File: flow/run.sh
#!/bin/bash
# the make line also repeats each setting of config.mk as NAME=value (left out here)
make -C /OpenROAD-flow-scripts/flow DESIGN_CONFIG=/design/flow/config.mk WORK_HOME=/design/flow/orfs CLKGATE_MAP_FILE= finish
File: flow/config.mk
export PLATFORM = sky130hd
export DESIGN_NAME = conv_1d
export DESIGN_NICKNAME = conv_1d
export VERILOG_FILES = /design/flow/design.v
export SDC_FILE = /design/flow/constraint.sdc
export NUM_CORES = 4
export LEC_CHECK = 0
export CAP_MARGIN = 40
export CORE_MARGIN = 2
export CORE_UTILIZATION = 72
export SETUP_SLACK_MARGIN = -0.02
export SLEW_MARGIN = 20
File: flow/constraint.sdc
create_clock -name core_clock -period 5.62 [get_ports {clk}]
set_input_delay 1.1240 -clock core_clock [delete_from_list [all_inputs] [get_ports {clk}]]
set_output_delay 1.1240 -clock core_clock [all_outputs]
set_load 0.01 [all_outputs]
File: flow/design.v
module conv_1d #(
    parameter DATA_WIDTH  = 8,
    parameter KERNEL_SIZE = 16
) (
    input logic clk,
    input logic arst_n,
    input  logic [DATA_WIDTH-1:0] signal_data,
    input  logic                  signal_vld,
    input  logic                  signal_last,
    output logic                  signal_rdy,
    input  logic [KERNEL_SIZE*DATA_WIDTH-1:0] kernel,
    output logic [DATA_WIDTH*2+$clog2(KERNEL_SIZE)-1:0] result_data,
    output logic                    result_vld,
    output logic                    result_last,
    input  logic                    result_rdy
);
  localparam PRODUCT_WIDTH = (DATA_WIDTH * 2);
  localparam RESULT_WIDTH  = PRODUCT_WIDTH + $clog2(KERNEL_SIZE);
  logic [KERNEL_SIZE-1:0][DATA_WIDTH-1:0] signal_buf;
  logic shift_vld;
  logic shift_last;
  always_ff @(posedge clk or negedge arst_n) begin
    if (!arst_n) begin
      signal_buf <= '0;
      shift_vld <= 1'b0;
      shift_last <= 1'b0;
    end else begin 
      if (signal_vld) begin  
        signal_buf <= {signal_data, signal_buf[KERNEL_SIZE-1:1]}; 
      end
      shift_vld <= signal_vld;
      shift_last <= signal_vld & signal_last;
    end
  end
  logic [KERNEL_SIZE-1:0][PRODUCT_WIDTH-1:0] products;
  always_comb begin
    for (int i = 0; i < KERNEL_SIZE; i++) begin
      products[i] = kernel[i*DATA_WIDTH +: DATA_WIDTH] * signal_buf[i];
    end
  end
  logic [KERNEL_SIZE-1:0][PRODUCT_WIDTH-1:0] products_buf;
  logic products_vld;
  logic products_last;
  always_ff @(posedge clk or negedge arst_n) begin
    if (!arst_n) begin
      products_buf <= '0;
      products_vld <= 1'b0;
      products_last <= 1'b0;
    end else begin
      products_buf <= products;
      products_vld <= shift_vld;
      products_last <= shift_last;
    end
  end
  logic [RESULT_WIDTH-1:0] sum;
  always_comb begin
    sum = 0;
    for (int i = 0; i < KERNEL_SIZE; i++) begin
      sum += products_buf[i];
    end
  end
  logic [RESULT_WIDTH-1:0] sum_buf;
  logic sum_vld;
  logic sum_last;
  always_ff @(posedge clk or negedge arst_n) begin
    if (!arst_n) begin
      sum_buf <= '0;
      sum_vld <= 1'b0;
      sum_last <= 1'b0;
    end else begin
      sum_buf <= sum;
      sum_vld <= products_vld;
      sum_last <= products_last;
    end
  end
  assign result_data = sum_buf;
  assign result_vld  = sum_vld;
  assign result_last = sum_last;
  assign signal_rdy  = 1'b1;
endmodule
==> GITHUB_STEP_SUMMARY, run 1 <==
## Synthesis and layout report

| Metric | Value |
|---|---|
| Status | complete, no violations |
| Number of enable flip-flop cells | 0 |
| Num ports | roughly 160 |
| DR iter-0 viols | 2229 |
| Die area | 0.0734 sq mm |
| Worst Reg-to-Reg Cells | 15 |
| Synthesized Nets | approximately 6.7k |
| Fin area | approximately 0.057 sq mm |
| Remaining DRCs | 0 |
| WS Path Type | flop to flop |
| Fp_density | 73.0% |
| CP endpoint kind | flop |
| Grt ovf | 0 |
| Slew Viols, Final | 0 |
| Syn Area/Cell | 9.93 sq um |
| Synth Area in Simple Gates | between 10% and 20% |
| Largest net degree at the start of global routing | between 100 and 150 |
| Setup TNS | 0 ps |
| CTS Hold Bufs | 0 |
| Fa+ha+maj area frac | 45.8% |
| Setup violators final | 0 |
| Critical path arrival | 5910 ps |
| Register area | about 0.010 sq mm |
| Gpl congestion | between 0.9 and 1 |
| CP Launch Type | flop |
| Post-synthesis instance total | between 5k and 6k |
| Core Util, Final | about four fifths |
| Logic cell area | roughly 0.036 sq mm |
| # rows | just under 100 |
| Reg2reg start | products_buf[100] |
| Max Cap Viol | 0 |
| Hold Crit Depth | 0 |
| Tool warnings | 33 |
| Die height | 271 um |
| Clk slew on worst S/H paths | roughly 60 ps |
| Skew final | about 21 ps |
| Die width | 271 um |
| Critical Path Stages | 15 |
| Via/cell ratio | 5.58 |
| Commonest flop | dfrtp_1 |
| Wire per inst | 18.4 um |
| Core ar. | 0.0703 sq mm |
| CTS H-Tree Depth | 2 |
| Crit path DRT | 6050 ps |
| Slew Limit Headroom | 42.1% |
| IO buf count | about 160 |
| Worst-Skew Late Latency | ~620 ps |
| Final ANT Viol Nets | 0 |
| Yosys stat cell total | 5167 |
| Slowest-stage cell, CP | fa_1 |
| Number of global-route vias before repair | 38.5k |
| CTS root buf | clkbuf_16 |
| Setup Buffers After CTS | 0 |
| First drt pass iteration count | 10 |
| CP Cell Sequence | fa_1 > inv_1 > fa_1 > inv_1 > fa_1 > fa_1 > fa_1 > inv_1 > fa_1 > inv_1 > ha_1 > o21ai_0 > o21ai_1 > a21oi_1 > xnor2_1 |
| Yosys synthesis chip area | 0.0513 sq mm |
| # clock sinks | between 400 and 500 |
| Final Hold Fails | 0 |
| Most Frequent Cell on Critical Path | fa_1 |
| Critical path's top delay family | adder cells |
| Critical Path Fanout Max | 5 |
| Compound Share, Synth | ~5.3% |
| CP endpoint | sum_buf[11] |
| Yosys reg bits | 410 |
| Top cells by instance count after synthesis | 1131 x inv_1, 796 x fa_1, 605 x ha_1 |
| Via count | about 36k |
| Top logic family | adder cells |
| Top cells, area | fa_1 31%, dfrtp_1 20%, ha_1 15%, inv_1 8.3%, and2_1 6.8% |
| Synth area leader | fa_1 |
| Slew @ Worst Pin | 869 ps |
| Worst hold path type | flop to flop |
| Max incr delay on CP | 650 ps |
| Sequential fraction of the synthesis area | around a fifth |
| Count leader, synth | inv_1 |
| Routed Wire Length | 118 mm |
| Post-layout minimum cycle time | 5480 ps |
| Max clock buf depth | 3 |
| Period utilization | 97.5% |
| Dpl hpwl | 96.2 mm |
| GR Util All Layers | between 30% and 40% |
| Synthesis-to-layout area growth | 10.7% |
| TritonCTS buffer count | 50 |
| Buf+Inv Stages, Crit Path | 4 |
| First-pass GRT wire length | 199 mm |
| Top cell area share | 31.1% |
| Fillcell total | roughly 4.5k |
| Yosys warns | 1 |
| Mux cell area share | under 10% |
| Synthesized cell area | 0.0513 sq mm |
| Nets | 6965 |
| Hold path endpoint | products_last |
| Initial antenna violation count | 0 |
| Worst setup startpoint | products_buf[100] |
| Worst reg2reg setup slack | 140 ps |
| Post-synthesis async set-or-reset flop share | 100% |
| CTS tree | yes |
| HP Start | shift_last |
| Distinct cells, synth | around 65 |
| Post-DP Area | 0.0549 sq mm |
| Worst R2R End | sum_buf[11] |
| Fmax | 183 MHz |
| Antenna Cells | 0 |
| Xor/xnor share | 3.01% |
==> final cells by class <==
class,count,share of cell area (%)
inverter,1131,7.48
timing repair buffer,329,5.17
tap,940,2.07
clock buffer,66,2.55
sequential,410,18.1
clock inverter,27,0.630
multi-input combinational,3501,64.0
==> repair_timing <==
item                       4_1_cts  5_1_grt
gates resized                    1        8
cloned                           0        0
pin swaps                        0        7
setup endpoints to repair        4        7
==> per-layer routing <==
layer / GRT usage, % / routed length (um)
met1: 47.7 / 49400
met2: 57.0 / 57700
met3: 4.67 / 7770
met4: 9.39 / 3210
met5: 0 / 0
==> metrics by stage <==
stage	instances	hold WS, ps	worst slack, ps
floorplan	5167	331	252
global placement	6310	333	-16.1
detailed placement	6310	343	-76.9
CTS	6403	356	-1.79
global route	6404	363	-60.2
finish	6404	352	141
==> run 2, diff against run 1 <==
CAP_MARGIN = 10   (was 40)
CORE_ASPECT_RATIO = 0.71   (was unset)
CTS_CLUSTER_SIZE = 32   (was unset)
HOLD_SLACK_MARGIN = 0.29   (was unset)
SETUP_SLACK_MARGIN = 0.71   (was -0.02)
SLEW_MARGIN = 40   (was 20)
TNS_END_PERCENT = 75   (was unset)
clock period = 5.26 ns   (was 5.62 ns; I/O delays follow)
==> run 2 against run 1 <==
Net effect: global-route usage is 1.1 points higher; sequential share of layout area fell by 0.56 points; critical endpoint is now sum_buf[18]; the layout now fails its checks (negative setup slack).
==> GITHUB_STEP_SUMMARY, run 2 <==
## Synthesis and layout report

| Metric | Value |
|---|---|
| Largest net degree at the start of global routing | 106 |
| Fillcell total | 4176 |
| Buf+Inv Stages, Crit Path | 4 |
| Routed Wire Length | 124 mm |
| Yosys reg bits | 410 |
| Synthesized cell area | 0.0513 sq mm |
| Count leader, synth | inv_1 |
| SO Viols | negative setup slack |
| Crit path DRT | 5800 ps |
| Worst-Skew Late Latency | between 600 and 700 ps |
| Fmax | 186 MHz |
| Via count | approximately 37k |
| TritonCTS buffer count | 46 |
| Initial antenna violation count | 5 |
| CTS root buf | clkbuf_16 |
| Status | failed layout checks |
| CP endpoint kind | flop |
| Grt ovf | 0 |
| Clk slew on worst S/H paths | 60 ps |
| GR Util All Layers | 35.4% |
| Via/cell ratio | 5.59 |
| Fa+ha+maj area frac | a little under half |
| Post-synthesis async set-or-reset flop share | 100% |
| # rows | 82 |
| Post-synthesis instance total | ~5.2k |
| Number of global-route vias before repair | 38.9k |
| Slew Limit Headroom | 53.1% |
| Worst R2R End | sum_buf[18] |
| Critical Path Stages | 18 |
| CTS tree | yes |
| CTS H-Tree Depth | 2 |
| Top logic family | adder cells |
| Final Hold Fails | 0 |
| Critical path arrival | 5900 ps |
| Gpl congestion | 0.951 |
| Nets | roughly 7.1k |
| Remaining DRCs | 0 |
| Slew @ Worst Pin | ~700 ps |
| Synthesis-to-layout area growth | 14.4% |
| Critical path's top delay family | adder cells |
| Tightest hold margin | approximately 340 ps |
| CP Cell Sequence | fa_1 > inv_2 > fa_1 > inv_2 > fa_1 > fa_1 > fa_1 > inv_2 > fa_1 > inv_2 > ha_4 > fa_2 > a211oi_4 > o21ai_2 > a31oi_4 > o21ai_2 > mux2i_1 > xor2_1 |
| Die height | 229 um |
| First drt pass iteration count | 5 |
| Num ports | 164 |
| DR iter-0 viols | 2577 |
| CTS Hold Bufs | 0 |
| Sequential fraction of the synthesis area | around 20% |
| Worst hold path type | flop to flop |
| Yosys stat cell total | between 5k and 6k |
| Commonest flop | dfrtp_1 |
| Worst setup startpoint | products_buf[98] |
| Dpl hpwl | between 90 and 100 mm |
| Mux cell area share | 2.97% |
| Fp_density | 72.8% |
| Core ar. | 0.0705 sq mm |
| Slowest-stage cell, CP | fa_1 |
| Worst Setup Slack, final | -106 ps |
| Setup violators final | 7 |
| Reg2reg start | products_buf[98] |
| Distinct cells, synth | 65 |
| Worst Reg-to-Reg Cells | 18 |
| Synth Area in Simple Gates | about 14% |
| Wire per inst | 19.0 um |
| Compound Share, Synth | about 5.3% |
| Xor/xnor share | 3.01% |
| Worst reg2reg setup slack | -110 ps |
| Number of enable flip-flop cells | 0 |
| Skew final | ~21 ps |
| Max clock buf depth | 3 |
| Synthesized Nets | between 6k and 7k |
| Post-layout minimum cycle time | ~5400 ps |
| Top cells, area | fa_1 31%, dfrtp_1 20%, ha_1 15%, inv_1 8.3%, and2_1 6.8% |
| CP endpoint | sum_buf[18] |
| HP Start | products_last |
| Die area | 0.0734 sq mm |
| Die width | approximately 320 um |
| Final ANT Viol Nets | 0 |
| First-pass GRT wire length | slightly above 200 mm |
| Unrepaired setup endpoints after global routing | yes |
| Critical Path Fanout Max | 3 |
| Setup WS pre-CTS | -218 ps |
| IO buf count | 161 |
| Yosys synthesis chip area | 0.0513 sq mm |
| Tool warnings | 35 |
| Syn Area/Cell | 9.93 sq um |
| Max Cap Viol | 0 |
| WS Path Type | flop to flop |
| CP Launch Type | flop |
| Synth area leader | fa_1 |
| Slew Viols, Final | 0 |
| # clock sinks | 410 |
| Hold path endpoint | sum_last |
| Yosys warns | 1 |
| Period utilization | 102% |
| Core Util, Final | between 80% and 90% |
| Max incr delay on CP | 560 ps |
| Top cell area share | a little under a third |
| Top cells by instance count after synthesis | 1131 x inv_1, 796 x fa_1, 605 x ha_1 |
| Most Frequent Cell on Critical Path | fa_1 |
| Hold Crit Depth | 0 |
run 2: per-stage QoR:
| stage | instance area (sq um) | setup TNS, ps | std cells |
|---|---|---|---|
| floorplan | 51800 | 0 | 5167 |
| global placement | 56300 | -1410 | 6434 |
| detailed placement | 56300 | -4240 | 6434 |
| CTS | 58100 | -531 | 6526 |
| global route | 58700 | -2000 | 6543 |
| finish | 58700 | -414 | 6544 |
run 2: what timing repair did:
action / CTS / global route
pin swaps: 59 / 116
gates resized: 161 / 270
endpoints found under the setup margin: 90 / 83
buffers inserted: 9 / 15
run 2: layout make-up:
class | instances | area (sq um) | share of cell area (%)
Multi-Input combinational cell | 3501 | 37400 | 63.8
Sequential cell | 410 | 10300 | 17.5
Inverter | 1131 | 4250 | 7.23
Timing Repair Buffer | 493 | 4010 | 6.83
Clock buffer | 65 | 1340 | 2.28
Tap cell | 924 | 1160 | 1.97
Clock inverter | 18 | 215 | 0.367
Antenna cell | 2 | 5.00 | 0.00853
run 2: metal layers:
metal	vias up	track usage, %	routed length, um
met1	18500	53.0	55600
met2	1186	53.1	55200
li1	16669	-	-
met3	213	7.54	10100
met5	-	0	44
met4	6	8.89	3310
==> run 3, diff against run 2 <==
CAP_MARGIN = 20   (was 10)
CORE_ASPECT_RATIO = unset   (was 0.71)
CORE_UTILIZATION = 57   (was 72)
CTS_CLUSTER_SIZE = unset   (was 32)
HOLD_SLACK_MARGIN = unset   (was 0.29)
MAX_ROUTING_LAYER = met4   (was unset)
SETUP_SLACK_MARGIN = 0.82   (was 0.71)
SLEW_MARGIN = 20   (was 40)
TNS_END_PERCENT = 5   (was 75)
clock period = 3.25 ns   (was 5.26 ns; I/O delays follow)
==> run 3 against run 2 <==
Net effect: the layout still fails its checks (negative setup slack); wire length rose by 5.7%; critical endpoint unchanged; hold slack lost 59 ps; flip-flop count unchanged; critical path depth unchanged; cell count increased by 13%; fmax increased by 3.2%.
==> GITHUB_STEP_SUMMARY, run 3 <==
## Synthesis and layout report

| Metric | Value |
|---|---|
| Status | failed layout checks |
| SO Viols | negative setup slack |
| Post-DP Area | between 0.06 and 0.07 sq mm |
| Slew @ Worst Pin | ~610 ps |
| Core ar. | 0.0896 sq mm |
| Setup TNS | -125800 ps |
| Top cell area share | 31.1% |
| Die height | 304 um |
| Fa+ha+maj area frac | a little under half |
| DR iter-0 viols | 1758 |
| Hold Crit Depth | 1 |
| Worst R2R End | sum_buf[18] |
| Syn Area/Cell | 9.93 sq um |
| HP Start | signal_vld |
| Dpl hpwl | 110 mm |
| Grt ovf | 0 |
| Post-layout minimum cycle time | roughly 5200 ps |
| Commonest flop | dfrtp_1 |
| Fp_density | roughly 57% |
| Slew Viols, Final | 0 |
| Tool warnings | 31 |
| Final ANT Viol Nets | 0 |
| Via/cell ratio | 5.10 |
| Distinct cells, synth | 65 |
| Max Cap Viol | 0 |
| Final Hold Fails | 0 |
| Xor/xnor share | 3.01% |
| Die width | 304 um |
| Routed Wire Length | between 100 and 150 mm |
| Initial antenna violation count | 5 |
| CP Cell Sequence | fa_1 > inv_1 > fa_1 > inv_1 > fa_1 > fa_1 > fa_1 > inv_2 > fa_1 > inv_2 > ha_4 > fa_2 > a211oi_4 > o21ai_2 > a31oi_4 > o21ai_2 > mux2i_1 > xor2_1 |
| Post-synthesis instance total | 5167 |
| Setup WS pre-CTS | -2000 ps |
| Nets | 7731 |
| Slowest-stage cell, CP | fa_1 |
| Max incr delay on CP | 550 ps |
| Yosys reg bits | 410 |
| Critical Path Fanout Max | 3 |
| Synthesized cell area | 0.0513 sq mm |
| CP Launch Type | flop |
| Worst Setup Slack, final | -1950 ps |
| Skew final | approximately 26 ps |
| Yosys stat cell total | 5167 |
| Wire per inst | 17.7 um |
| Hold path endpoint | shift_vld |
| Compound Share, Synth | under 10% |
| Tightest hold margin | 278 ps |
| Slew Limit Headroom | 59.3% |
| Number of global-route vias before repair | 41.1k |
| Yosys synthesis chip area | 0.0513 sq mm |
| Reg2reg start | products_buf[130] |
| Period utilization | 160% |
| Worst Reg-to-Reg Cells | 18 |
| Critical path's top delay family | adder cells |
| Sequential fraction of the synthesis area | 20.0% |
| CP endpoint kind | flop |
| WS Path Type | flop to flop |
| Worst reg2reg setup slack | -1950 ps |
| Num ports | approximately 160 |
| TritonCTS buffer count | 53 |
| # rows | ~110 |
| Critical Path Stages | 18 |
| Gpl congestion | 0.906 |
| Synth Area in Simple Gates | about 14% |
| Max clock buf depth | 3 |
| Critical path arrival | 5780 ps |
| Yosys warns | 1 |
| # clock sinks | around 410 |
| Count leader, synth | inv_1 |
| First-pass GRT wire length | 218 mm |
| Via count | 37.8k |
| Number of enable flip-flop cells | 0 |
| Post-synthesis async set-or-reset flop share | 100% |
| Fin area | 0.0650 sq mm |
| Clk slew on worst S/H paths | 60 ps |
| Die area | 0.0924 sq mm |
| GR Util All Layers | 30.7% |
| Remaining DRCs | 0 |
| Mux cell area share | roughly 3% |
| Synthesis-to-layout area growth | 26.7% |
| Buf+Inv Stages, Crit Path | 4 |
| CTS H-Tree Depth | 2 |
| Worst setup startpoint | products_buf[130] |
| Unrepaired setup endpoints after global routing | yes |
| CTS tree | yes |
| Crit path DRT | about 3800 ps |
| Worst-Skew Late Latency | 660 ps |
| Fmax | 192 MHz |
| Top logic family | adder cells |
| Worst hold path type | input pin to flop |
| Synthesized Nets | 6709 |
| Largest net degree at the start of global routing | 53 |
| Top cells by instance count after synthesis | 1131 x inv_1, 796 x fa_1, 605 x ha_1 |
| CTS root buf | clkbuf_16 |
| Most Frequent Cell on Critical Path | fa_1 |
| Top cells, area | fa_1 31%, dfrtp_1 20%, ha_1 15%, inv_1 8.3%, and2_1 6.8% |
| Synth area leader | fa_1 |
| Setup violators final | 182 |
| CP endpoint | sum_buf[18] |
| IO buf count | about 160 |
| First drt pass iteration count | 5 |
==> run 3: through the flow <==
stage / instances / util [%]
2_1_floorplan: 5167 / -
3_3_place_gp: 7305 / 68.1
6_report: 7410 / 72.5
4_1_cts: 7406 / 71.6
5_1_grt: 7409 / 72.5
3_5_place_dp: 7305 / 68.1
==> run 3: routing by layer <==
layer / wire (um) / GRT usage [%]
met1: 60500 / 42.3
met2: 63400 / 49.8
met3: 5020 / 3.45
met4: 2420 / 5.68
met5: 0 / -
==> run 3: timing repair <==
item,CTS,global route
endpoints found under the setup margin,218,217
endpoints found under the hold margin,41,0
resized,347,214
setup buffers,3,1
pin swaps,117,110
hold buffers,1,0
==> run 3: layout make-up <==
class / count / area [sq um]
antenna: 3 / 7.51
clock buffer: 61 / 1440
clock inverter: 36 / 492
fill: 6921 / 24600
inverter: 1131 / 4250
multi-input combinational: 3501 / 38200
sequential: 410 / 10300
tap: 1176 / 1470
timing repair buffer: 1092 / 8850
==> run 4, diff against run 3 <==
CORE_UTILIZATION = 62   (was 57)
MAX_ROUTING_LAYER = unset   (was met4)
SETUP_SLACK_MARGIN = 0.68   (was 0.82)
TNS_END_PERCENT = unset   (was 5)
clock period = 4.77 ns   (was 3.25 ns; I/O delays follow)
==> run 4 against run 3 <==
Net effect: still fails the layout checks on negative setup slack; core utilization up 6.4 points; area after synthesis unchanged; highest routed layer is now met5; hold slack better by 69 ps; sequential share of layout area up 0.19 points; fmax down 0.82%; critical path depth unchanged; synthesized cell count unchanged; largest cell class unchanged; count of clock-buffer cells in the layout up 7; cell count down 3.0%.
==> GITHUB_STEP_SUMMARY, run 4 <==
## Synthesis and layout report

| Metric | Value |
|---|---|
| Die area | 0.0850 sq mm |
| Reg2reg start | products_buf[98] |
| Distinct cells, synth | between 60 and 70 |
| Via/cell ratio | 5.25 |
| First-pass GRT wire length | between 200 and 250 mm |
| Fa+ha+maj area frac | 45.8% |
| Fp_density | between 60% and 70% |
| Grt ovf | 0 |
| Skew final | approximately 26 ps |
| Synth area leader | fa_1 |
| Yosys synthesis chip area | 0.0513 sq mm |
| SO Viols | negative setup slack |
| Period utilization | 110% |
| Fmax | roughly 190 MHz |
| Worst reg2reg setup slack | -470 ps |
| Die height | 292 um |
| Post-layout minimum cycle time | 5240 ps |
| Core Util, Final | 78.9% |
| Max clock buf depth | 3 |
| Synthesis-to-layout area growth | 26.2% |
| Worst-Skew Late Latency | 620 ps |
| Num ports | 164 |
| Slowest-stage cell, CP | fa_1 |
| HP Start | products_last |
| CTS root buf | clkbuf_16 |
| CTS tree | yes |
| Worst hold path type | flop to flop |
| Fin area | 0.0647 sq mm |
| Critical Path Stages | 18 |
| Yosys warns | 1 |
| Remaining DRCs | 0 |
| Die width | 292 um |
| DR iter-0 viols | about 2k |
| Number of global-route vias before repair | slightly above 40k |
| Crit path DRT | 5310 ps |
| Setup violators final | 14 |
| Largest net degree at the start of global routing | roughly 120 |
| Setup WS pre-CTS | -694 ps |
| Post-DP Area | 0.0590 sq mm |
| CP endpoint | sum_buf[18] |
| Routed Wire Length | 130 mm |
| Synth Area in Simple Gates | 13.7% |
| Max Cap Viol | 0 |
| Yosys stat cell total | 5167 |
| Count leader, synth | inv_1 |
| Worst setup startpoint | products_buf[98] |
| CP Launch Type | flop |
| Syn Area/Cell | between 9 and 10 sq um |
| Max incr delay on CP | 560 ps |
| Worst Setup Slack, final | -474 ps |
| Compound Share, Synth | approximately 5.3% |
| First drt pass iteration count | 7 |
| Unrepaired setup endpoints after global routing | yes |
| TritonCTS buffer count | approximately 53 |
| Buf+Inv Stages, Crit Path | 4 |
| Synthesized cell area | 0.0513 sq mm |
| Post-synthesis instance total | slightly above 5k |
| DP Cell Count | 6856 |
| Status | failed layout checks |
| Commonest flop | dfrtp_1 |
| Post-synthesis async set-or-reset flop share | 100% |
| Setup TNS | -4700 ps |
| Slew Limit Headroom | 32.4% |
| Fin cells | just over 7k |
| Fillcell total | 5509 |
| Sequential fraction of the synthesis area | 20.0% |
| Critical Path Fanout Max | 3 |
| Worst R2R End | sum_buf[18] |
| Wire per inst | approximately 18 um |
| WS Path Type | flop to flop |
| # clock sinks | 410 |
| Synthesized Nets | 6709 |
| Slew Viols, Final | 0 |
| Top logic family | adder cells |
| GR Util All Layers | a little under a third |
| Hold path endpoint | sum_last |
| CP Cell Sequence | fa_1 > inv_2 > fa_1 > inv_1 > fa_1 > fa_1 > fa_1 > inv_1 > fa_1 > inv_2 > ha_4 > fa_2 > a211oi_4 > o21ai_2 > a31oi_4 > o21ai_2 > mux2i_1 > xor2_1 |
| Number of enable flip-flop cells | 0 |
| Hold Crit Depth | 0 |
| Slew @ Worst Pin | 1010 ps |
| Core ar. | 0.0820 sq mm |
| Initial antenna violation count | 8 |
| CTS H-Tree Depth | 2 |
| Dpl hpwl | roughly 100 mm |
| Final ANT Viol Nets | 0 |
| Most Frequent Cell on Critical Path | fa_1 |
| Top cells, area | fa_1 31%, dfrtp_1 20%, ha_1 15%, inv_1 8.3%, and2_1 6.8% |
| Tightest hold margin | 347 ps |
| Tool warnings | 34 |
| Critical path's top delay family | adder cells |
| Xor/xnor share | 3.01% |
| Final Hold Fails | 0 |
| Top cells by instance count after synthesis | 1131 x inv_1, 796 x fa_1, 605 x ha_1 |
| Gpl congestion | roughly 0.90 |
| CP endpoint kind | flop |
| Top cell area share | a little under a third |
| Critical path arrival | 5780 ps |
| Mux cell area share | 2.97% |
| Worst Reg-to-Reg Cells | 18 |
| # rows | 105 |
| IO buf count | between 150 and 200 |
| Via count | around 38k |
| Clk slew on worst S/H paths | around 60 ps |
| Yosys reg bits | 410 |
| Nets | 7616 |
run 4: final cells by class:
class                      count  area [sq um]  share of cell area (%)
antenna                        3          7.51                  0.0116
inverter                    1131          4250                    6.56
sequential                   410         10400                    16.0
tap                         1070          1340                    2.07
timing repair buffer         977          7750                    12.0
clock buffer                  68          1510                    2.33
clock inverter                31           531                   0.820
multi-input combinational   3501         39000                    60.2
run 4: timing repair:
action / in CTS / in global routing
setup endpoints to repair: 138 / 117
setup buffers: 122 / 111
resized: 653 / 439
hold buffers: 0 / 0
pin swaps: 273 / 240
run 4: layer usage:
layer  part of all wire (%)  global-route usage [%]
met3                    5.2                    5.05
met1                     43                    43.5
met5                  0.017                       0
met2                     49                    52.3
met4                    2.1                    6.97
==> run 5, diff against run 4 <==
CORE_UTILIZATION = 40   (was 62)
SETUP_SLACK_MARGIN = unset   (was 0.68)
clock period = 7.46 ns   (was 4.77 ns; I/O delays follow)
==> run 5 against run 4 <==
Net effect: the run now finishes clean; largest cell class unchanged; first-iteration DRC count shrank 17%; clock skew shrank 7.6 ps; critical path type unchanged; register-to-register slack gained 2000 ps; flip-flop count is the same; via count shrank 9.4%; critical endpoint unchanged; worst setup slack gained 2000 ps; die area grew 54%; area after synthesis is the same.
==> GITHUB_STEP_SUMMARY, run 5 <==
## Synthesis and layout report

| Metric | Value |
|---|---|
| Unrepaired setup endpoints after global routing | no |
| Gpl congestion | 0.860 |
| Post-synthesis async set-or-reset flop share | ~100% |
| DR iter-0 viols | 1671 |
| Tool warnings | 33 |
| Slew @ Worst Pin | 965 ps |
| Top logic family | adder cells |
| # clock sinks | approximately 400 |
| Fp_density | 40.3% |
| Wire per inst | 17.1 um |
| Critical path arrival | about 6600 ps |
| Yosys synthesis chip area | 0.0513 sq mm |
| Reg2reg start | products_buf[98] |
| Largest net degree at the start of global routing | 138 |
| HP Start | products_last |
| Worst hold path type | flop to flop |
| Die area | 0.131 sq mm |
| Num ports | 164 |
| Met1 Track Usage GR | 26.7% |
| Sequential fraction of the synthesis area | 20.0% |
| First-pass GRT wire length | 199 mm |
| Worst Reg-to-Reg Cells | 18 |
| Top cells by instance count after synthesis | 1131 x inv_1, 796 x fa_1, 605 x ha_1 |
| Core ar. | 0.127 sq mm |
| Max Cap Viol | 0 |
| Synth area leader | fa_1 |
| Buf+Inv Stages, Crit Path | 4 |
| CTS H-Tree Depth | 2 |
| Grt ovf | 0 |
| Final ANT Viol Nets | 0 |
| Number of global-route vias before repair | 36.8k |
| Hold path endpoint | sum_last |
| Die height | 362 um |
| GR Util All Layers | 19.1% |
| Status | complete, no violations |
| Fa+ha+maj area frac | 45.8% |
| Count leader, synth | inv_1 |
| TritonCTS buffer count | 53 |
| Syn Area/Cell | 9.93 sq um |
| Routed Wire Length | 119 mm |
| Worst setup startpoint | products_buf[98] |
| Clk slew on worst S/H paths | 60 ps |
| First drt pass iteration count | 5 |
| Top cell area share | 31.1% |
| Remaining DRCs | 0 |
| Synthesized cell area | 0.0513 sq mm |
| Register area | 0.0103 sq mm |
| Initial antenna violation count | 8 |
| Worst R2R End | sum_buf[18] |
| Dpl hpwl | 98.2 mm |
| Tightest hold margin | between 300 and 400 ps |
| Worst reg2reg setup slack | 1490 ps |
| CTS Hold Bufs | 0 |
| GR peak layer | met2 |
| Fmax | 167 MHz |
| CP Launch Type | flop |
| GRT met3 Usage | 3.17% |
| Skew final | 18.4 ps |
| WS Path Type | flop to flop |
| Worst Setup Slack, final | around 1500 ps |
| IO buf count | between 150 and 200 |
| Period utilization | 80.0% |
| Met2 GRT Util | 31.4% |
| Critical Path Fanout Max | 4 |
| Setup violators final | 0 |
| Setup Buffers After CTS | 0 |
| Setup WS pre-CTS | 1170 ps |
| Hold Crit Depth | 0 |
| Worst-Skew Late Latency | 650 ps |
| Post-synthesis instance total | roughly 5.2k |
| CP endpoint kind | flop |
| Nets | roughly 6.8k |
| Synth Area in Simple Gates | between 10% and 20% |
| Setup TNS | 0 ps |
| Yosys reg bits | 410 |
| CP Cell Sequence | fa_1 > inv_1 > fa_1 > inv_1 > fa_1 > fa_1 > fa_1 > inv_1 > fa_1 > inv_1 > ha_1 > fa_1 > a211oi_1 > o21ai_0 > a31oi_2 > o21ai_1 > mux2i_1 > xor2_1 |
| Number of enable flip-flop cells | 0 |
| Slew Viols, Final | 0 |
| Distinct cells, synth | 65 |
| Xor/xnor share | under 10% |
| Post-CTS Resized | 0 |
| Yosys stat cell total | 5167 |
| Top cells, area | fa_1 31%, dfrtp_1 20%, ha_1 15%, inv_1 8.3%, and2_1 6.8% |
| Via/cell ratio | between 4 and 5 |
| Final Hold Fails | 0 |
| Max incr delay on CP | 620 ps |
| Die width | 362 um |
| Yosys warns | 1 |
| Critical path's top delay family | adder cells |
| Most Frequent Cell on Critical Path | fa_1 |
| Logic cell area | 0.0363 sq mm |
| Via count | 34.2k |
| Synthesis-to-layout area growth | 10.2% |
| Commonest flop | dfrtp_1 |
| Fillcell total | between 10k and 15k |
| Crit path DRT | 8030 ps |
| CTS tree | yes |
| Max clock buf depth | 3 |
| Compound Share, Synth | 5.30% |
| Critical Path Stages | 18 |
| CP endpoint | sum_buf[18] |
| Synthesized Nets | 6709 |
| CTS root buf | clkbuf_16 |
| # rows | 131 |
| Mux cell area share | 2.97% |
| Post-layout minimum cycle time | 5970 ps |
| Slowest-stage cell, CP | fa_1 |
| Slew Limit Headroom | 35.7% |
==> run 5: per-stage QoR <==
step / util, % / cell area [sq um] / cells
6_report: 44.4 / 56500 / 6971
5_1_grt: 44.4 / 56500 / 6970
4_1_cts: 44.4 / 56500 / 6968
3_5_place_dp: 42.8 / 54600 / 6869
3_3_place_gp: 42.8 / 54600 / 6869
2_1_floorplan: - / 51300 / 5167
==> run 5: final cells by class <==
class | count | area share (%)
Multi-Input combinational cell | 3501 | 64.3
Timing Repair Buffer | 165 | 2.96
Sequential cell | 410 | 18.2
Clock inverter | 39 | 0.957
Clock buffer | 60 | 2.46
Antenna cell | 3 | 0.0133
Inverter | 1131 | 7.51
Tap cell | 1662 | 3.68
==> run 5: per-layer routing <==
layer	vias up	part of all wire [%]
met5	-	0.014
met4	4	2.0
met3	124	4.4
met2	506	47
met1	17571	47
li1	16004	-
==> run 6, diff against run 5 <==
CELL_PAD_IN_SITES_DETAIL_PLACEMENT = 1   (was unset)
CORE_UTILIZATION = 38   (was 40)
MIN_ROUTING_LAYER = met2   (was unset)
PLACE_DENSITY = 0.47   (was unset)
SETUP_SLACK_MARGIN = -0.13   (was unset)
SLEW_MARGIN = 10   (was 20)
clock period = 6.0 ns   (was 7.46 ns; I/O delays follow)
==> run 6 against run 5 <==
Net effect: synthesized cell count unchanged; count of clock-buffer cells in the layout increased by 6; final area increased by 1.7%; critical endpoint unchanged; flip-flop count unchanged; via count increased by 38%; still clean on timing, DRC and antenna; area after synthesis unchanged.
==> GITHUB_STEP_SUMMARY, run 6 <==
## Synthesis and layout report

| Metric | Value |
|---|---|
| CTS tree | yes |
| Max incr delay on CP | 610 ps |
| Die height | about 370 um |
| Die width | 371 um |
| Slowest-stage cell, CP | fa_1 |
| Slew Limit Headroom | 43.0% |
| Number of enable flip-flop cells | 0 |
| WS Path Type | flop to flop |
| GR Util All Layers | 31.4% |
| Count leader, synth | inv_1 |
| Num ports | 164 |
| Xor/xnor share | around 3.0% |
| Fmax | 171 MHz |
| CP Cell Sequence | fa_1 > inv_1 > fa_1 > inv_1 > fa_1 > fa_1 > fa_1 > inv_1 > fa_1 > inv_1 > ha_1 > fa_1 > a211oi_2 > o21ai_0 > a31oi_2 > o21ai_1 > mux2i_1 > xor2_1 |
| Top logic family | adder cells |
| Via count | about 47k |
| Grt ovf | 0 |
| Critical Path Fanout Max | 4 |
| Hold path endpoint | products_last |
| Post-layout minimum cycle time | 5840 ps |
| # clock sinks | 410 |
| Syn Area/Cell | between 9 and 10 sq um |
| Post-DP Area | 0.0555 sq mm |
| Status | complete, no violations |
| Fin cells | 7189 |
| Slew Viols, Final | 0 |
| Most Frequent Cell on Critical Path | fa_1 |
| Period utilization | 97.3% |
| Max clock buf depth | 3 |
| Mux cell area share | a little under 3% |
| Hold Crit Depth | 0 |
| DP Cell Count | 7084 |
| Setup violators final | 0 |
| Top cell area share | 31.1% |
| CTS H-Tree Depth | 2 |
| Slew @ Worst Pin | 855 ps |
| Synthesis-to-layout area growth | 12.1% |
| Critical path's top delay family | adder cells |
| Initial antenna violation count | 1 |
| Synth Area in Simple Gates | 13.7% |
| Max Cap Viol | 0 |
| Yosys warns | 1 |
| TritonCTS buffer count | 55 |
| Distinct cells, synth | 65 |
| Fillcell total | 15.0k |
| Dpl hpwl | ~110 mm |
| Worst R2R End | sum_buf[18] |
| DR iter-0 viols | a little under 4k |
| Gpl congestion | 1.02 |
| Top cells by instance count after synthesis | 1131 x inv_1, 796 x fa_1, 605 x ha_1 |
| Worst reg2reg setup slack | 160 ps |
| First drt pass iteration count | 5 |
| Clk slew on worst S/H paths | around 60 ps |
| Tool warnings | 33 |
| Worst setup startpoint | products_buf[98] |
| Register area | between 0.01 and 0.015 sq mm |
| Nets | a little under 7k |
| CTS root buf | clkbuf_16 |
| Skew final | about 46 ps |
| Critical path arrival | roughly 6500 ps |
| Core ar. | 0.134 sq mm |
| # rows | 134 |
| Remaining DRCs | 0 |
| Largest net degree at the start of global routing | ~130 |
| CP endpoint | sum_buf[18] |
| Fp_density | 38.4% |
| Routed Wire Length | 139 mm |
| Final Hold Fails | 0 |
| Post-synthesis instance total | 5167 |
| Worst hold path type | flop to flop |
| Synthesized cell area | about 0.05 sq mm |
| Sequential fraction of the synthesis area | 20.0% |
| Yosys reg bits | 410 |
| Reg2reg start | products_buf[98] |
| Yosys stat cell total | slightly above 5k |
| Fin area | 0.0575 sq mm |
| Worst-Skew Late Latency | 690 ps |
| Compound Share, Synth | 5.30% |
| Crit path DRT | 6620 ps |
| Core Util, Final | 43.0% |
| Commonest flop | dfrtp_1 |
| Number of global-route vias before repair | 60.0k |
| Setup TNS | 0 ps |
| Wire per inst | a little under 20 um |
| Synth area leader | fa_1 |
| Fa+ha+maj area frac | 45.8% |
| First-pass GRT wire length | between 200 and 250 mm |
| CTS Hold Bufs | 0 |
| Logic cell area | between 0.03 and 0.04 sq mm |
| Critical Path Stages | 18 |
| CP endpoint kind | flop |
| Post-synthesis async set-or-reset flop share | 100% |
| Worst Reg-to-Reg Cells | 18 |
| Top cells, area | fa_1 31%, dfrtp_1 20%, ha_1 15%, inv_1 8.3%, and2_1 6.8% |
| Via/cell ratio | 6.58 |
| Final ANT Viol Nets | 0 |
| Die area | approximately 0.14 sq mm |
| Buf+Inv Stages, Crit Path | 4 |
| CP Launch Type | flop |
| Yosys synthesis chip area | approximately 0.051 sq mm |
| Synthesized Nets | about 6.7k |
| IO buf count | between 150 and 200 |
| HP Start | shift_last |
-- run 6: final cells by class --
type | count | area share, %
diodes | 4 | 0.0174
clock inverters | 34 | 0.760
repair buffers | 275 | 4.39
multi-input cells | 3501 | 63.2
clock buffers | 66 | 2.59
inverters | 1131 | 7.38
well taps | 1768 | 3.85
flip-flops and latches | 410 | 17.8
-- run 6: repair_timing --
action / CTS / global route
resized: 0 / 2
setup endpoints to repair: 0 / 3
buffers inserted: 0 / 1
-- run 6: through the flow --
step	setup WS (ps)	hold WS [ps]
after floorplan	632	331
after global routing	-114	356
final	161	348
after detailed placement	104	339
after global placement	72.7	336
after CTS	60.2	354
-- run 6: per-layer routing --
metal	GRT usage, %	wire [um]	vias to the layer above
met4	3.22	4250	32
met5	8.04	1270	-
met3	45.5	59600	483
met2	36.0	73700	12365
met1	-	0	18306
li1	-	-	16153
==> run 7, diff against run 6 <==
CAP_MARGIN = 10   (was 20)
CELL_PAD_IN_SITES_DETAIL_PLACEMENT = unset   (was 1)
CORE_ASPECT_RATIO = 0.71   (was unset)
CORE_UTILIZATION = 72   (was 38)
CTS_CLUSTER_SIZE = 32   (was unset)
MIN_ROUTING_LAYER = unset   (was met2)
PLACE_DENSITY = unset   (was 0.47)
SETUP_SLACK_MARGIN = -0.29   (was -0.13)
SLEW_MARGIN = 20   (was 10)
TNS_END_PERCENT = 75   (was unset)
clock period = 4.07 ns   (was 6.0 ns; I/O delays follow)
==> run 7 against run 6 <==
Net effect: the layout now fails its checks (negative setup slack); register-to-register slack got worse by 1500 ps; worst setup slack got worse by 1500 ps; sequential share of layout area decreased by 1.5 points; critical endpoint is now sum_buf[16]; cell count decreased by 1.5%; highest routed layer unchanged; clock skew decreased by 8.7 ps; synthesized cell count unchanged; die area decreased by 47%.
==> GITHUB_STEP_SUMMARY, run 7 <==
## Synthesis and layout report

| Metric | Value |
|---|---|
| Status | failed layout checks |
| SO Viols | negative setup slack |
| Mux cell area share | 2.97% |
| Post-synthesis async set-or-reset flop share | 100% |
| Slew @ Worst Pin | 997 ps |
| Worst hold path type | input pin to async pin |
| Unrepaired setup endpoints after global routing | yes |
| Top cells, area | fa_1 31%, dfrtp_1 20%, ha_1 15%, inv_1 8.3%, and2_1 6.8% |
| Commonest flop | dfrtp_1 |
| Critical path's top delay family | adder cells |
| Reg2reg start | products_buf[130] |
| First-pass GRT wire length | 236 mm |
| Synth Area in Simple Gates | a little over an eighth |
| Worst-Skew Late Latency | 630 ps |
| Count leader, synth | inv_1 |
| Sequential fraction of the synthesis area | 20.0% |
| Final Hold Fails | 0 |
| Initial antenna violation count | 12 |
| Top cell area share | 31.1% |
| Yosys stat cell total | 5167 |
| Critical path arrival | around 6000 ps |
| Routed Wire Length | between 150 and 200 mm |
| Wire per inst | 21.2 um |
| Worst reg2reg setup slack | -1360 ps |
| Number of global-route vias before repair | 43.6k |
| First drt pass iteration count | 7 |
| Tool warnings | 35 |
| Num ports | about 160 |
| Worst Reg-to-Reg Cells | 18 |
| Via count | 40.7k |
| Slowest-stage cell, CP | fa_1 |
| CTS root buf | clkbuf_16 |
| DR iter-0 viols | 3686 |
| Buf+Inv Stages, Crit Path | 4 |
| Die height | ~230 um |
| TritonCTS buffer count | about 46 |
| Die width | around 320 um |
| Number of enable flip-flop cells | 0 |
| Max Cap Viol | 0 |
| Top cells by instance count after synthesis | 1131 x inv_1, 796 x fa_1, 605 x ha_1 |
| Grt ovf | 0 |
| Fmax | 184 MHz |
| Nets | 7656 |
| Distinct cells, synth | 65 |
| Worst R2R End | sum_buf[16] |
| # rows | 82 |
| Max clock buf depth | 3 |
| Worst Setup Slack, final | -1360 ps |
| Yosys reg bits | between 400 and 500 |
| Fa+ha+maj area frac | 45.8% |
| Skew final | 37.4 ps |
| Via/cell ratio | 5.75 |
| Post-DP Area | roughly 0.060 sq mm |
| Post-synthesis instance total | 5167 |
| GR Util All Layers | 41.5% |
| Largest net degree at the start of global routing | about 110 |
| CP endpoint | sum_buf[16] |
| Xor/xnor share | 3.01% |
| Yosys warns | 1 |
| Die area | 0.0734 sq mm |
| Setup violators final | approximately 110 |
| Most Frequent Cell on Critical Path | fa_1 |
| Synthesized cell area | 0.0513 sq mm |
| Max incr delay on CP | approximately 570 ps |
| Compound Share, Synth | 5.30% |
| CTS Hold Bufs | 0 |
| Worst setup startpoint | products_buf[130] |
| CTS tree | yes |
| Synthesized Nets | 6709 |
| Synthesis-to-layout area growth | 23.2% |
| Dpl hpwl | between 100 and 150 mm |
| Tightest hold margin | 307 ps |
| CP Cell Sequence | fa_1 > inv_2 > fa_1 > inv_2 > fa_1 > fa_1 > fa_1 > inv_1 > fa_1 > inv_2 > ha_4 > fa_2 > a211oi_4 > o21ai_2 > a31oi_4 > o221ai_1 > a21oi_1 > xnor2_1 |
| CP Launch Type | flop |
| Top logic family | adder cells |
| Slew Viols, Final | 0 |
| Fp_density | 72.8% |
| Gpl congestion | roughly 0.92 |
| Setup WS pre-CTS | -1270 ps |
| Critical Path Stages | 18 |
| IO buf count | 161 |
| Synth area leader | fa_1 |
| CP endpoint kind | flop |
| # clock sinks | 410 |
| Period utilization | 133% |
| WS Path Type | flop to flop |
| Core ar. | 0.0705 sq mm |
| Yosys synthesis chip area | 0.0513 sq mm |
| Clk slew on worst S/H paths | ~70 ps |
| Slew Limit Headroom | 33.6% |
| Fin area | 0.0632 sq mm |
| Remaining DRCs | 0 |
| CTS H-Tree Depth | 2 |
| Crit path DRT | 4600 ps |
| Critical Path Fanout Max | 3 |
| Syn Area/Cell | 9.93 sq um |
| Final ANT Viol Nets | 0 |
| Post-layout minimum cycle time | 5430 ps |
[run 7: repair_timing]
action                                 4_1_cts  5_1_grt
setup buffers                                7       26
resized                                    177      278
endpoints found under the hold margin        0        0
pin swaps                                   62      121
setup endpoints to repair                   90       98
[run 7: layer usage]
metal  up-vias  global-route usage, %  part of all wire, %
met1     20422                   57.6                   40
met5         -                      0                0.041
met2      1992                   63.7                   45
met3       573                   10.0                   10
met4         8                   16.1                  4.8
li1      17729                      -                    -
[run 7: cell type report]
| type | instances | area, sq um |
|---|---|---|
| clock inverters | 25 | 307 |
| multi-input cells | 3501 | 37700 |
| well taps | 924 | 1160 |
| inverters | 1131 | 4250 |
| fillers | 3183 | 7310 |
| flip-flops and latches | 410 | 10300 |
| repair buffers | 1024 | 8170 |
| clock buffers | 60 | 1320 |
| diodes | 7 | 17.5 |
[run 7: stage by stage]
step	setup TNS (ps)	utilization, %	instances
after floorplan	-24140	-	5167
after global placement	-132850	85.6	6969
after detailed placement	-142310	85.6	6969
after CTS	-34250	88.5	7059
after global routing	-44210	89.6	7076
final	-30500	89.6	7082
==> run 8, diff against run 7 <==
CAP_MARGIN = 20   (was 10)
CORE_ASPECT_RATIO = unset   (was 0.71)
CTS_CLUSTER_SIZE = unset   (was 32)
PLACE_DENSITY_LB_ADDON = 0.0   (was unset)
SETUP_SLACK_MARGIN = 1.67   (was -0.29)
TNS_END_PERCENT = unset   (was 75)
clock period = 5.74 ns   (was 4.07 ns; I/O delays follow)
==> run 8 against run 7 <==
Net effect: fmax shrank 5.9%; highest routed layer unchanged; via count shrank 8.3%; still fails the layout checks on negative setup slack; clock skew shrank 20 ps; wire length shrank 12%; count of clock-buffer cells in the layout grew 6; critical endpoint is now sum_buf[6]; worst setup slack gained 1300 ps; non-clock buffer count shrank 665; critical path type unchanged; largest cell class unchanged.
==> GITHUB_STEP_SUMMARY, run 8 <==
## Synthesis and layout report

| Metric | Value |
|---|---|
| First drt pass iteration count | 6 |
| Slew @ Worst Pin | 904 ps |
| GRT met3 Usage | 7.16% |
| Hold Crit Depth | 0 |
| Fa+ha+maj area frac | 45.8% |
| Gpl congestion | 0.929 |
| Unrepaired setup endpoints after global routing | yes |
| Commonest flop | dfrtp_1 |
| Worst reg2reg setup slack | -30 ps |
| CP endpoint | sum_buf[6] |
| Critical path's top delay family | adder cells |
| Number of enable flip-flop cells | 0 |
| Fp_density | 73.0% |
| Slew Viols, Final | 0 |
| Sequential fraction of the synthesis area | 20.0% |
| CP endpoint kind | flop |
| Worst R2R End | sum_buf[6] |
| Final Hold Fails | 0 |
| Status | failed layout checks |
| Nets | roughly 7.0k |
| Worst Reg-to-Reg Cells | 21 |
| Period utilization | 101% |
| Buf+Inv Stages, Crit Path | 10 |
| Worst Setup Slack, final | -28.9 ps |
| Worst hold path type | flop to flop |
| Top cell area share | 31.1% |
| Top logic family | adder cells |
| Setup TNS | -28.9 ps |
| Num ports | 164 |
| Initial antenna violation count | 9 |
| HP Start | shift_last |
| Final ANT Viol Nets | 0 |
| Syn Area/Cell | 9.93 sq um |
| Worst setup startpoint | products_buf[210] |
| Via count | 37.3k |
| CP Cell Sequence | inv_1 > fa_2 > fa_1 > inv_2 > fa_1 > fa_1 > fa_1 > inv_1 > fa_1 > inv_2 > ha_4 > fa_2 > buf_6 > buf_6 > buf_6 > buf_6 > buf_6 > buf_6 > a21o_1 > a211oi_2 > nor2_2 |
| Reg2reg start | products_buf[210] |
| TritonCTS buffer count | 50 |
| Routed Wire Length | 132 mm |
| Compound Share, Synth | 5.30% |
| Critical Path Stages | 21 |
| First-pass GRT wire length | 208 mm |
| Yosys warns | 1 |
| Max incr delay on CP | 590 ps |
| Max clock buf depth | 3 |
| Worst-Skew Late Latency | 620 ps |
| Xor/xnor share | 3.01% |
| SO Viols | negative setup slack |
| Tightest hold margin | 349 ps |
| Top cells, area | fa_1 31%, dfrtp_1 20%, ha_1 15%, inv_1 8.3%, and2_1 6.8% |
| Max Cap Viol | 0 |
| Via/cell ratio | 5.80 |
| Slew Limit Headroom | 39.7% |
| Setup violators final | 1 |
| Mux cell area share | 2.97% |
| Critical path arrival | 6260 ps |
| CP Launch Type | flop |
| Die area | 0.0734 sq mm |
| Remaining DRCs | 0 |
| Slowest-stage cell, CP | fa_1 |
| DR iter-0 viols | 2614 |
| Core ar. | 0.0703 sq mm |
| Wire per inst | between 20 and 25 um |
| Die height | ~270 um |
| Synth Area in Simple Gates | 13.7% |
| CTS tree | yes |
| Number of global-route vias before repair | between 40k and 50k |
| # clock sinks | 410 |
| Yosys synthesis chip area | 0.0513 sq mm |
| Clk slew on worst S/H paths | 60 ps |
| Met1 Track Usage GR | 47.4% |
| Yosys reg bits | around 410 |
| IO buf count | 161 |
| WS Path Type | flop to flop |
| Grt ovf | 0 |
| CTS root buf | clkbuf_16 |
| GR Util All Layers | 36.1% |
| Met2 GRT Util | about three fifths |
| Post-synthesis async set-or-reset flop share | 100% |
| Die width | 271 um |
| Crit path DRT | 6230 ps |
| Skew final | between 15 and 20 ps |
| # rows | 97 |
| Most Frequent Cell on Critical Path | buf_6 |
| Dpl hpwl | 94.1 mm |
| Critical Path Fanout Max | 2 |
| Synthesis-to-layout area growth | 17.5% |
| Fin area | between 0.06 and 0.07 sq mm |
| CTS Hold Bufs | 0 |
| Distinct cells, synth | about 65 |
| Hold path endpoint | products_last |
| Post-synthesis instance total | 5167 |
| GR peak layer | met2 |
| Tool warnings | 36 |
| Synthesized cell area | 0.0513 sq mm |
| Count leader, synth | inv_1 |
| Synth area leader | fa_1 |
| Post-DP Area | between 0.05 and 0.06 sq mm |
| Yosys stat cell total | 5167 |
| Largest net degree at the start of global routing | 140 |
| Synthesized Nets | ~6.7k |
| Post-layout minimum cycle time | slightly below 6000 ps |
| Core Util, Final | 85.8% |
| CTS H-Tree Depth | 2 |
| Top cells by instance count after synthesis | 1131 x inv_1, 796 x fa_1, 605 x ha_1 |
| Fmax | approximately 170 MHz |
## run 8: cell type report
cell class | instances | area [sq um]
diodes | 3 | 7.51
clock buffers | 66 | 1420
clock inverters | 28 | 338
fillers | 3585 | 9990
inverters | 1131 | 4250
multi-input cells | 3501 | 39300
flip-flops and latches | 410 | 10300
well taps | 940 | 1180
repair buffers | 359 | 3470
## run 8: through the flow
stage | std cells | worst slack (ps)
2_1_floorplan | 5167 | 709
3_3_place_gp | 6202 | 129
3_5_place_dp | 6202 | 65.8
4_1_cts | 6397 | 320
5_1_grt | 6435 | -42.5
6_report | 6438 | -28.9
## run 8: layer usage
metal	vias to the layer above	part of all wire, %
li1	16421	-
met5	-	0.041
met2	1424	49
met3	386	7.8
met1	19106	39
met4	10	4.3
## run 8: what timing repair did
action                                  4_1_cts  5_1_grt
hold endpoints to repair                      0        0
resized                                    1051      272
setup buffers                               101       38
endpoints found under the setup margin      163      115
pin swaps                                   320      152
==> run 9, diff against run 8 <==
ABC_AREA = 0   (was unset)
CAP_MARGIN = 10   (was 20)
CELL_PAD_IN_SITES_DETAIL_PLACEMENT = 0   (was unset)
CORE_ASPECT_RATIO = 1.69   (was unset)
CORE_MARGIN = 10   (was 2)
CORE_UTILIZATION = 31   (was 72)
CTS_CLUSTER_DIAMETER = 256   (was unset)
CTS_CLUSTER_SIZE = 13   (was unset)
GPL_ROUTABILITY_DRIVEN = 0   (was unset)
GPL_TIMING_DRIVEN = 1   (was unset)
HOLD_SLACK_MARGIN = 0.11   (was unset)
MAX_ROUTING_LAYER = met4   (was unset)
MIN_ROUTING_LAYER = met1   (was unset)
PLACE_DENSITY_LB_ADDON = 0.15   (was 0.0)
SETUP_SLACK_MARGIN = 0.44   (was 1.67)
SLEW_MARGIN = 10   (was 20)
TNS_END_PERCENT = 35   (was unset)
clock period = 3.45 ns   (was 5.74 ns; I/O delays follow)
==> run 9 against run 8 <==
Net effect: the layout still fails its checks (negative setup slack); area after synthesis stayed put; count of clock-buffer cells in the layout is 29 lower; final area is 13% higher; worst setup slack worse by 1900 ps; first-iteration DRC count is 58% lower; sequential share of layout area is 1.9 points lower; global-route usage is 18 points lower; critical endpoint is now sum_buf[16].
==> GITHUB_STEP_SUMMARY, run 9 <==
## Synthesis and layout report

| Metric | Value |
|---|---|
| Mux cell area share | 2.97% |
| Hold path endpoint | products_vld |
| Number of enable flip-flop cells | 0 |
| # clock sinks | 410 |
| Fp_density | between 30% and 40% |
| Worst reg2reg setup slack | -1930 ps |
| Top cells, area | fa_1 31%, dfrtp_1 20%, ha_1 15%, inv_1 8.3%, and2_1 6.8% |
| Worst-Skew Late Latency | 620 ps |
| Grt ovf | 0 |
| SO Viols | negative setup slack |
| Critical Path Stages | 18 |
| Remaining DRCs | 0 |
| Post-layout minimum cycle time | 5380 ps |
| Top logic family | adder cells |
| Reg2reg start | products_buf[210] |
| Max clock buf depth | 3 |
| Number of global-route vias before repair | 44.1k |
| Compound Share, Synth | 5.30% |
| First-pass GRT wire length | about 240 mm |
| Die width | 333 um |
| Crit path DRT | 3980 ps |
| Slowest-stage cell, CP | fa_1 |
| Distinct cells, synth | 65 |
| Yosys stat cell total | ~5.2k |
| Hold Crit Depth | 0 |
| Initial antenna violation count | 18 |
| Worst Reg-to-Reg Cells | 18 |
| WS Path Type | flop to flop |
| Xor/xnor share | 3.01% |
| Status | failed layout checks |
| Worst R2R End | sum_buf[16] |
| Num ports | 164 |
| CTS H-Tree Depth | 2 |
| Synthesized cell area | 0.0513 sq mm |
| Max incr delay on CP | slightly below 600 ps |
| Synthesized Nets | 6709 |
| Die area | roughly 0.18 sq mm |
| # rows | 194 |
| Max Cap Viol | 0 |
| IO buf count | 161 |
| Yosys reg bits | 410 |
| Synthesis-to-layout area growth | 32.6% |
| Final Hold Fails | 0 |
| Top cell area share | 31.1% |
| Post-synthesis async set-or-reset flop share | 100% |
| Buf+Inv Stages, Crit Path | 4 |
| First drt pass iteration count | 5 |
| Die height | between 500 and 600 um |
| Core Util, Final | 41.2% |
| Core ar. | 0.165 sq mm |
| Tightest hold margin | ~350 ps |
| Nets | 7868 |
| CTS root buf | clkbuf_16 |
| Fin cells | around 8.5k |
| Syn Area/Cell | 9.93 sq um |
| Dpl hpwl | 134 mm |
| Critical Path Fanout Max | 4 |
| DR iter-0 viols | 1103 |
| Top cells by instance count after synthesis | 1131 x inv_1, 796 x fa_1, 605 x ha_1 |
| CP Cell Sequence | inv_1 > fa_1 > fa_1 > inv_2 > fa_1 > fa_1 > fa_1 > inv_1 > fa_1 > inv_2 > ha_4 > fa_2 > a211oi_2 > o21ai_1 > a31oi_2 > o221ai_1 > a21oi_1 > xnor2_1 |
| Sequential fraction of the synthesis area | between 20% and 30% |
| Routed Wire Length | 155 mm |
| Count leader, synth | inv_1 |
| Period utilization | 156% |
| HP Start | shift_vld |
| Slew Limit Headroom | 58.6% |
| Critical path arrival | a little under 6000 ps |
| Via count | 38.2k |
| Fmax | ~190 MHz |
| Commonest flop | dfrtp_1 |
| Worst setup startpoint | products_buf[210] |
| Worst hold path type | flop to flop |
| TritonCTS buffer count | 37 |
| Unrepaired setup endpoints after global routing | yes |
| Synth area leader | fa_1 |
| Via/cell ratio | 4.49 |
| DP Cell Count | 8327 |
| Logic cell area | around 0.040 sq mm |
| CP endpoint kind | flop |
| Slew @ Worst Pin | 621 ps |
| Skew final | between 20 and 30 ps |
| Most Frequent Cell on Critical Path | fa_1 |
| CP endpoint | sum_buf[16] |
| Register area | 0.0103 sq mm |
| Post-synthesis instance total | just over 5k |
| Yosys synthesis chip area | 0.0513 sq mm |
| Largest net degree at the start of global routing | 56 |
| Fillcell total | 16.3k |
| Tool warnings | 30 |
| Final ANT Viol Nets | 0 |
| CTS tree | yes |
| Critical path's top delay family | adder cells |
| GR Util All Layers | 17.6% |
| Synth Area in Simple Gates | 13.7% |
| Yosys warns | 1 |
| Slew Viols, Final | 0 |
| Worst Setup Slack, final | -1930 ps |
| Fa+ha+maj area frac | 45.8% |
| Wire per inst | 18.2 um |
| Clk slew on worst S/H paths | around 80 ps |
| CP Launch Type | flop |
| Setup violators final | 169 |
run 9: layer usage:
metal  global-route usage [%]  routed length (um)  part of all wire, %  vias up
met2                     36.4               92400                   60      364
met3                     1.41                2730                  1.8      196
met4                     5.40                5560                  3.6        0
li1                         -                   -                    -    18097
met5                        -                   0                    0        -
met1                     16.9               53900                   35    19528
run 9: through the flow:
| step | setup TNS [ps] | cell area [sq um] | setup slack (ps) |
|---|---|---|---|
| floorplan | -83200 | 52100 | -1580 |
| global placement | -256270 | 63200 | -1970 |
| detailed placement | -257260 | 63200 | -1940 |
| CTS | -101490 | 66600 | -1910 |
| global route | -118810 | 68000 | -2080 |
| finish | -94380 | 68000 | -1930 |
run 9: final cells by class:
class	count	area share, %
sequential	410	15.2
clock buffer	37	1.36
multi-input combinational	3501	58.1
antenna	11	0.0405
timing repair buffer	1245	15.0
inverter	1131	6.24
clock inverter	4	0.0681
tap	2156	3.97
run 9: repair_timing:
item,CTS,global route
hold buffers,1,0
pin swaps,262,195
hold endpoints to repair,46,0
setup buffers,83,32
resized,580,283
endpoints found under the setup margin,210,209
cloned,0,0
